Setup of run 1:
==> flow/design.v (excerpt) <==
module day12_top #(
    parameter MAX_REGION_W = 64,
    parameter MAX_REGION_H = 64
) (
    input  wire clk,
    input  wire rst_n,
    input  wire in_valid,
    input  wire [31:0] in_data,
    output wire in_ready,
    output wire out_valid,
    output wire [31:0] out_data,
    input  wire out_ready
);
Size in the first run: roughly 70 I/O pins, roughly 41000 um^2 of cells after synthesis.
Settings: LEC_CHECK=0, ABC_AREA=1, CAP_MARGIN=20, CORE_ASPECT_RATIO=0.87, CORE_MARGIN=2, CORE_UTILIZATION=72, CTS_CLUSTER_DIAMETER=364, CTS_CLUSTER_SIZE=14, PLACE_DENSITY_LB_ADDON=0.2, SETUP_SLACK_MARGIN=-0.18, SLEW_MARGIN=20; clock period 8.13 ns.
run.sh (not shown) runs the stock make flow with config.mk's settings and CLKGATE_MAP_FILE=.
Although run 1 finished all stages, its layout failed final checks on setup timing.
### run 1 -> run 2
- clearing CTS_CLUSTER_DIAMETER, which used to be 364
- clearing PLACE_DENSITY_LB_ADDON, which used to be 0.2
- clearing ABC_AREA, which used to be 1
- clearing CTS_CLUSTER_SIZE, which used to be 14
- swapping 72 for 40 in CORE_UTILIZATION
- clearing SETUP_SLACK_MARGIN, which used to be -0.18
- clearing CORE_ASPECT_RATIO, which used to be 0.87
- swapping 8.13 for 20.6 in the clock period (ns, I/O delays scaled along)
### Flow results
- Run 2 reached the end of the flow, and the finished layout is clean on the timing, DRC and antenna checks.
- Worst-case headroom to the max-slew limit (higher): run 2
- Compared with run 1, run 2 shows a higher clock-buffer cell count.
- Run 1 ended up with fa_1 as its critical-path cell with the highest stage delay; run 2 ended up with clkdlybuf4s50_1.
- Global-route usage ended up 19 points lower on run 2 than on run 1.
- Run 2 ends up with a worst setup slack for register-to-register paths that is 10.59 ns higher than in run 1.
- ~same footprint of the multi-input gates in run 1 and run 2
- In run 2 the post-layout total power turned out about 70% lower than in run 1.
- Of run 1 and run 2, the run reporting the lower post-synth area from yosys stat was run 2.
- Diff run 1 and run 2: maximum fanout along the worst path lower in run 1
- HPWL reported at the end of detailed placement: run 1 and run 2 compared, higher one is run 1
- Compared with run 1, run 2 shows a lower highest ir drop seen on vdd.
Input changes introduced in run 3 (baseline for comparison: run 2):
- MAX_ROUTING_LAYER newly set to met4
- ABC_AREA newly set to 0
- CORE_ASPECT_RATIO newly set to 0.69
- CORE_UTILIZATION changed from 40 to 66
- CTS_CLUSTER_DIAMETER newly set to 91
- GPL_ROUTABILITY_DRIVEN newly set to 1
- SETUP_SLACK_MARGIN newly set to 0.65
- the clock period (ns, I/O delays scaled along) changed from 20.6 to 5.1
## What came out
The final report for run 3 shows a completed flow and a layout that fails verification, specifically setup timing.
Delta (run 3 minus run 2): power density over the cells increased by 380% relative to the old numbers, insertion delay to the later sink of the worst-skew pair decreased by 0.04 ns relative to the old numbers, sequential share of layout area decreased by 1.5 points relative to the old numbers, setup slack decreased by 10.66 ns relative to the old numbers.
Diff run 2 -> run 3 | final cell count | increase of 213
Combinational power (run 3 vs. run 2) increases by more than 100%
Run 3 reports its slowest library cell on the worst path as fa_1 while run 2 reports clkdlybuf4s50_1.
Comparing run 3 and run 2, number of cells on the worst reg-to-reg path is lower on run 2.
From run 2 to run 3 the numbers moved as follows: final area higher; setup skew after layout moved up; via density per instance saw an increase.
[inputs] run 4 vs run 3
- CTS_CLUSTER_DIAMETER no longer set, was 91
- SETUP_SLACK_MARGIN no longer set, was 0.65
- CORE_UTILIZATION now 58, was 66
- MAX_ROUTING_LAYER no longer set, was met4
- GPL_ROUTABILITY_DRIVEN no longer set, was 1
- CORE_ASPECT_RATIO no longer set, was 0.69
- ABC_AREA no longer set, was 0
- the clock period (ns, I/O delays scaled along) now 14.1, was 5.1
[summary]
Run 4 completed every stage of the flow, and the final layout passed the timing, DRC and antenna checks. Final net count: run 4 < run 3. Routed wire length: run 4 lower than run 3. Sort run 4 and run 3 by share of total power in combinational logic, ascending, and run 4 comes first. Vias: run 4 fewer than run 3. Row clock network contribution to total cell area: run 4 higher / run 3 lower. Run 4 leaves more setup margin than run 3. Worst-case clock buffer depth: run 4 vs run 3 identical. Compared to run 3, run 4 has post-route clock skew 0.016 ns lower. In the reports for run 4 and run 3, the smaller global routing usage summed across all routing layers belongs to run 4.

---

Starting RTL as in the previous note.
export LEC_CHECK = 0
export ABC_AREA = 0
export CAP_MARGIN = 10
export CELL_PAD_IN_SITES_DETAIL_PLACEMENT = 0
export CELL_PAD_IN_SITES_GLOBAL_PLACEMENT = 1
export CORE_ASPECT_RATIO = 1.94
export CORE_MARGIN = 5
export CORE_UTILIZATION = 56
export CTS_CLUSTER_DIAMETER = 290
export GPL_ROUTABILITY_DRIVEN = 0
export HOLD_SLACK_MARGIN = 0.3
export MAX_ROUTING_LAYER = met4
export PLACE_DENSITY = 0.68
export SETUP_SLACK_MARGIN = 0.38
export SLEW_MARGIN = 35
export TNS_END_PERCENT = 55
create_clock -name core_clock -period 11.1 [get_ports {clk}]
The starting point produced a layout that fails on setup timing.
==> next run, changes <==
- ABC_AREA: 0 -> unset
- CAP_MARGIN: 10 -> 20
- CELL_PAD_IN_SITES_DETAIL_PLACEMENT: 0 -> unset
- CELL_PAD_IN_SITES_GLOBAL_PLACEMENT: 1 -> unset
- CORE_ASPECT_RATIO: 1.94 -> unset
- CORE_MARGIN: 5 -> 2
- CORE_UTILIZATION: 56 -> 72
- CTS_CLUSTER_DIAMETER: 290 -> 309
- GPL_ROUTABILITY_DRIVEN: 0 -> unset
- HOLD_SLACK_MARGIN: 0.3 -> unset
- MAX_ROUTING_LAYER: met4 -> unset
- PLACE_DENSITY: 0.68 -> 0.36
- SETUP_SLACK_MARGIN: 0.38 -> unset
- SLEW_MARGIN: 35 -> 20
- TNS_END_PERCENT: 55 -> unset
- clock period: 11.1 -> 15.5 ns (I/O delays scaled with it)
Effect: Now the flow went through all stages and came out clean; wire length went down by 19%; worst setup slack gains 2.9 ns; combinational power falls by 55%; sequential power went down by 28%; final area came out lower by 9.2%; clock power decreases by 14%; via count decreases by 5.7%; area after synthesis is unchanged.
==> next run, changes <==
- CORE_UTILIZATION: 72 -> 40
- CTS_CLUSTER_DIAMETER: 309 -> unset
- PLACE_DENSITY: 0.36 -> unset
- clock period: 15.5 -> 14.5 ns (I/O delays scaled with it)
Effect: Die size climbs by 78%; routed wire length went up by 7.0%; global-route usage goes down by 14 points; setup slack got worse by 0.14 ns; via count drops by 1.1%; total power goes up by 29%; area after synthesis stays the same; critical path depth goes down by 1; combinational power increases by 38%; first-iteration DRC count shrinks by 18%.
==> next run, changes <==
- ABC_AREA: unset -> 1
- CORE_UTILIZATION: 40 -> 72
- CTS_CLUSTER_DIAMETER: unset -> 364
- CTS_CLUSTER_SIZE: unset -> 14
- PLACE_DENSITY_LB_ADDON: unset -> 0.2
- SETUP_SLACK_MARGIN: unset -> -0.18
- clock period: 14.5 -> 8.63 ns (I/O delays scaled with it)
This time the run finished with setup timing left.
Clock-buffer cell count came out lower by 13.
Setup slack is worse by 3.7 ns.
Routed wire length rises by about 13%.
Synthesized cell count grows by 27%.
Critical path depth rises by 1.
Die area went down by 41%.
Global-route usage rose by 19 points.
Non-clock buffer count came out higher by 380.
==> next run, changes <==
- ABC_AREA: 1 -> unset
- CORE_UTILIZATION: 72 -> 40
- CTS_CLUSTER_DIAMETER: 364 -> unset
- CTS_CLUSTER_SIZE: 14 -> unset
- PLACE_DENSITY_LB_ADDON: 0.2 -> unset
- SETUP_SLACK_MARGIN: -0.18 -> unset
- clock period: 8.63 -> 14.1 ns (I/O delays scaled with it)
This time the run ran to the end with no violations.
Cell area falls by a little under a tenth.
Global-route usage falls by 19 points.
Critical path depth rises by 2.
Worst setup slack improves by 3.4 ns.
Clock skew rises by 0.015 ns.
Die size rises by well over a third.
Total power falls by well over a third.
Register-to-register slack improves by 4.2 ns.
Via count falls by about a fifth.
Non-clock buffer count falls by 364.
Wire length falls by roughly a tenth.

---

The RTL this note starts from:
==> flow/design.v <==
`timescale 1ns / 1ps
module accelerator (
    input  wire clk,
    input  wire rst_n,
    input  wire in_valid,
    input  wire [31:0] in_data,
    output wire in_ready,
    output wire out_valid,
    output wire [31:0] out_data,
    input  wire out_ready
);
parameter MAX_SHAPES = 8;
parameter MAX_REGION_W = 64;
parameter MAX_REGION_H = 64;
parameter MAX_SHAPE_CELLS = 16;
function integer clog2;
    input integer value;
    integer v;
    begin
        v = value - 1;
        for (clog2 = 0; v > 0; clog2 = clog2 + 1)
            v = v >> 1;
    end
endfunction
localparam integer SHAPE_IDX_W = clog2(MAX_SHAPES + 1);
localparam ST_IDLE        = 3'd0;
localparam ST_LOAD_SHAPES = 3'd1;
localparam ST_LOAD_REGION = 3'd2;
localparam ST_OUTPUT      = 3'd3;
reg [2:0] state;
reg [15:0] num_shapes;
reg [15:0] num_regions;
reg [15:0] regions_seen;
reg [31:0] regions_that_fit;
reg [7:0] shape_num_cells [0:MAX_SHAPES-1];
reg [SHAPE_IDX_W-1:0] shape_idx;
reg [1:0] shape_substate;  
reg [7:0] cells_remaining;
reg [15:0] region_w;
reg [15:0] region_h;
reg [7:0] region_q [0:MAX_SHAPES-1];
reg [1:0] region_substate;  
integer i;
wire accept = in_valid && in_ready;
wire shape_loading_done = (shape_idx >= num_shapes);
wire region_loading_done = (regions_seen >= num_regions);
assign in_ready =
    (state == ST_IDLE)        ? 1'b1 :
    (state == ST_LOAD_SHAPES) ? !shape_loading_done :
    (state == ST_LOAD_REGION) ? !region_loading_done :
    1'b0;  
assign out_valid = (state == ST_OUTPUT);
assign out_data  = regions_that_fit;
always @(posedge clk) begin
    if (!rst_n) begin
        state <= ST_IDLE;
        num_shapes <= 16'd0;
        num_regions <= 16'd0;
        regions_seen <= 16'd0;
        regions_that_fit <= 32'd0;
        shape_idx <= {SHAPE_IDX_W{1'b0}};
        shape_substate <= 2'd0;
        cells_remaining <= 8'd0;
        region_substate <= 2'd0;
        region_w <= 16'd0;
        region_h <= 16'd0;
        for (i = 0; i < MAX_SHAPES; i = i + 1) begin
            shape_num_cells[i] <= 8'd0;
            region_q[i] <= 8'd0;
        end
    end else begin
        case (state)
            ST_IDLE: begin
                if (accept) begin
                    num_shapes <= (in_data[15:0] > MAX_SHAPES) ? MAX_SHAPES : in_data[15:0];
                    num_regions <= in_data[31:16];
                    regions_seen <= 16'd0;
                    regions_that_fit <= 32'd0;
                    shape_idx <= {SHAPE_IDX_W{1'b0}};
                    shape_substate <= 2'd0;
                    cells_remaining <= 8'd0;
                    region_substate <= 2'd0;
                    state <= ST_LOAD_SHAPES;
                end
            end
            ST_LOAD_SHAPES: begin
                if (shape_idx >= num_shapes) begin
                    region_substate <= 2'd0;
                    state <= ST_LOAD_REGION;
                end else if (accept) begin
                    case (shape_substate)
                        2'd0: begin
                            shape_num_cells[shape_idx] <= in_data[23:16];
                            cells_remaining <= in_data[23:16];
                            if (in_data[23:16] == 0) begin
                                shape_idx <= shape_idx + 1'b1;
                                shape_substate <= 2'd0;
                            end else begin
                                shape_substate <= 2'd1;
                            end
                        end
                        2'd1: begin
                            if (cells_remaining <= 8'd4) begin
                                cells_remaining <= 8'd0;
                                shape_idx <= shape_idx + 1'b1;
                                shape_substate <= 2'd0;
                            end else begin
                                cells_remaining <= cells_remaining - 8'd4;
                                shape_substate <= 2'd1;
                            end
                        end
                        default: shape_substate <= 2'd0;
                    endcase
                end
            end
            ST_LOAD_REGION: begin
                if (regions_seen >= num_regions) begin
                    state <= ST_OUTPUT;
                end else if (accept) begin
                    case (region_substate)
                        2'd0: begin
                            region_w <= in_data[15:0];
                            region_h <= in_data[31:16];
                            for (i = 0; i < MAX_SHAPES; i = i + 1) begin
                                region_q[i] <= 8'd0;
                            end
                            region_substate <= 2'd1;
                        end
                        2'd1: begin
                            region_q[0] <= in_data[7:0];
                            if (MAX_SHAPES > 1) region_q[1] <= in_data[15:8];
                            if (MAX_SHAPES > 2) region_q[2] <= in_data[23:16];
                            if (MAX_SHAPES > 3) region_q[3] <= in_data[31:24];
                            region_substate <= 2'd2;
                        end
                        2'd2: begin
                            if (MAX_SHAPES > 4) region_q[4] <= in_data[7:0];
                            if (MAX_SHAPES > 5) region_q[5] <= in_data[15:8];
                            if (MAX_SHAPES > 6) region_q[6] <= in_data[23:16];
                            if (MAX_SHAPES > 7) region_q[7] <= in_data[31:24];
                            begin : area_calc_block
                                reg [31:0] ra;
                                reg [31:0] ta;
                                integer k;
                                ra = region_w * region_h;
                                ta = 32'd0;
                                for (k = 0; (k < MAX_SHAPES) && (k < 4); k = k + 1) begin
                                    ta = ta + (shape_num_cells[k] * region_q[k]);
                                end
                                if (MAX_SHAPES > 4) ta = ta + (shape_num_cells[4] * in_data[7:0]);
                                if (MAX_SHAPES > 5) ta = ta + (shape_num_cells[5] * in_data[15:8]);
                                if (MAX_SHAPES > 6) ta = ta + (shape_num_cells[6] * in_data[23:16]);
                                if (MAX_SHAPES > 7) ta = ta + (shape_num_cells[7] * in_data[31:24]);
                                if (ta <= ra) begin
                                    regions_that_fit <= regions_that_fit + 1'b1;
                                end
                            end
                            regions_seen <= regions_seen + 1'b1;
                            region_substate <= 2'd0;
                        end
                        default: region_substate <= 2'd0;
                    endcase
                end
            end
            ST_OUTPUT: begin
                if (out_valid && out_ready) begin
                    state <= ST_IDLE;
                end
            end
            default: state <= ST_IDLE;
        endcase
    end
end
endmodule
`timescale 1ns / 1ps
module day12_top #(
    parameter MAX_REGION_W = 64,
    parameter MAX_REGION_H = 64
) (
    input  wire clk,
    input  wire rst_n,
    input  wire in_valid,
    input  wire [31:0] in_data,
    output wire in_ready,
    output wire out_valid,
    output wire [31:0] out_data,
    input  wire out_ready
);
accelerator #(
    .MAX_REGION_W(MAX_REGION_W),
    .MAX_REGION_H(MAX_REGION_H)
) accel (
    .clk(clk),
    .rst_n(rst_n),
    .in_valid(in_valid),
    .in_data(in_data),
    .in_ready(in_ready),
    .out_valid(out_valid),
    .out_data(out_data),
    .out_ready(out_ready)
);
endmodule
Settings: LEC_CHECK=0, ABC_AREA=1, CAP_MARGIN=20, CORE_MARGIN=9, CORE_UTILIZATION=57, SLEW_MARGIN=35, TNS_END_PERCENT=80; clock period 14.5 ns.
Next try:
- CORE_MARGIN: 9 -> 2
- CORE_UTILIZATION: 57 -> 72
- CTS_CLUSTER_DIAMETER: not set -> 331
- CTS_CLUSTER_SIZE: not set -> 13
- PLACE_DENSITY_LB_ADDON: not set -> 0.17
- SLEW_MARGIN: 35 -> 20
- TNS_END_PERCENT: 80 -> not set
- clock period: 14.5 -> 7.85 ns (I/O delays scaled with it)
Outcome: The changed run finished but fails on setup timing. Clock power came out higher by 28%. Global-route usage rises by 14 points. Utilization went up by 23 points. Wire length rises by 10%. Final area grows by 9.4%.
Next try:
- CTS_CLUSTER_DIAMETER: 331 -> not set
- CTS_CLUSTER_SIZE: 13 -> not set
- PLACE_DENSITY_LB_ADDON: 0.17 -> 0.2
- SETUP_SLACK_MARGIN: not set -> 2.87
- clock period: 7.85 -> 9.97 ns (I/O delays scaled with it)
The new run finished but fails on setup timing.
Design area goes down by 1.0%.
Global-route usage shrinks by 1.4 points.
Cell count goes down by 1.6%.
Next try:
- ABC_AREA: 1 -> not set
- CORE_UTILIZATION: 72 -> 31
- PLACE_DENSITY_LB_ADDON: 0.2 -> not set
- SETUP_SLACK_MARGIN: 2.87 -> not set
- clock period: 9.97 -> 17.0 ns (I/O delays scaled with it)
After rerunning: The new run finished with timing, DRC and antenna clean; combinational power goes down by about 60%; clock skew goes up by 0.029 ns; hold slack is better by 0.012 ns; synthesized cell count goes down by about 20%; final area goes down by 9.3%; non-clock buffer count goes down by 416; die size goes up by 120%; via count goes down by about 20%.
Next try:
- ABC_AREA: not set -> 1
- CORE_UTILIZATION: 31 -> 72
- clock period: 17.0 -> 11.5 ns (I/O delays scaled with it)
What happened: Now the flow reached the layout checks and failed them: setup timing; power grows by 91%; flip-flop count stays the same; final area rises by about 6%; global-route usage goes up by 21 points.
Power is estimated from default activity; no workload was simulated.
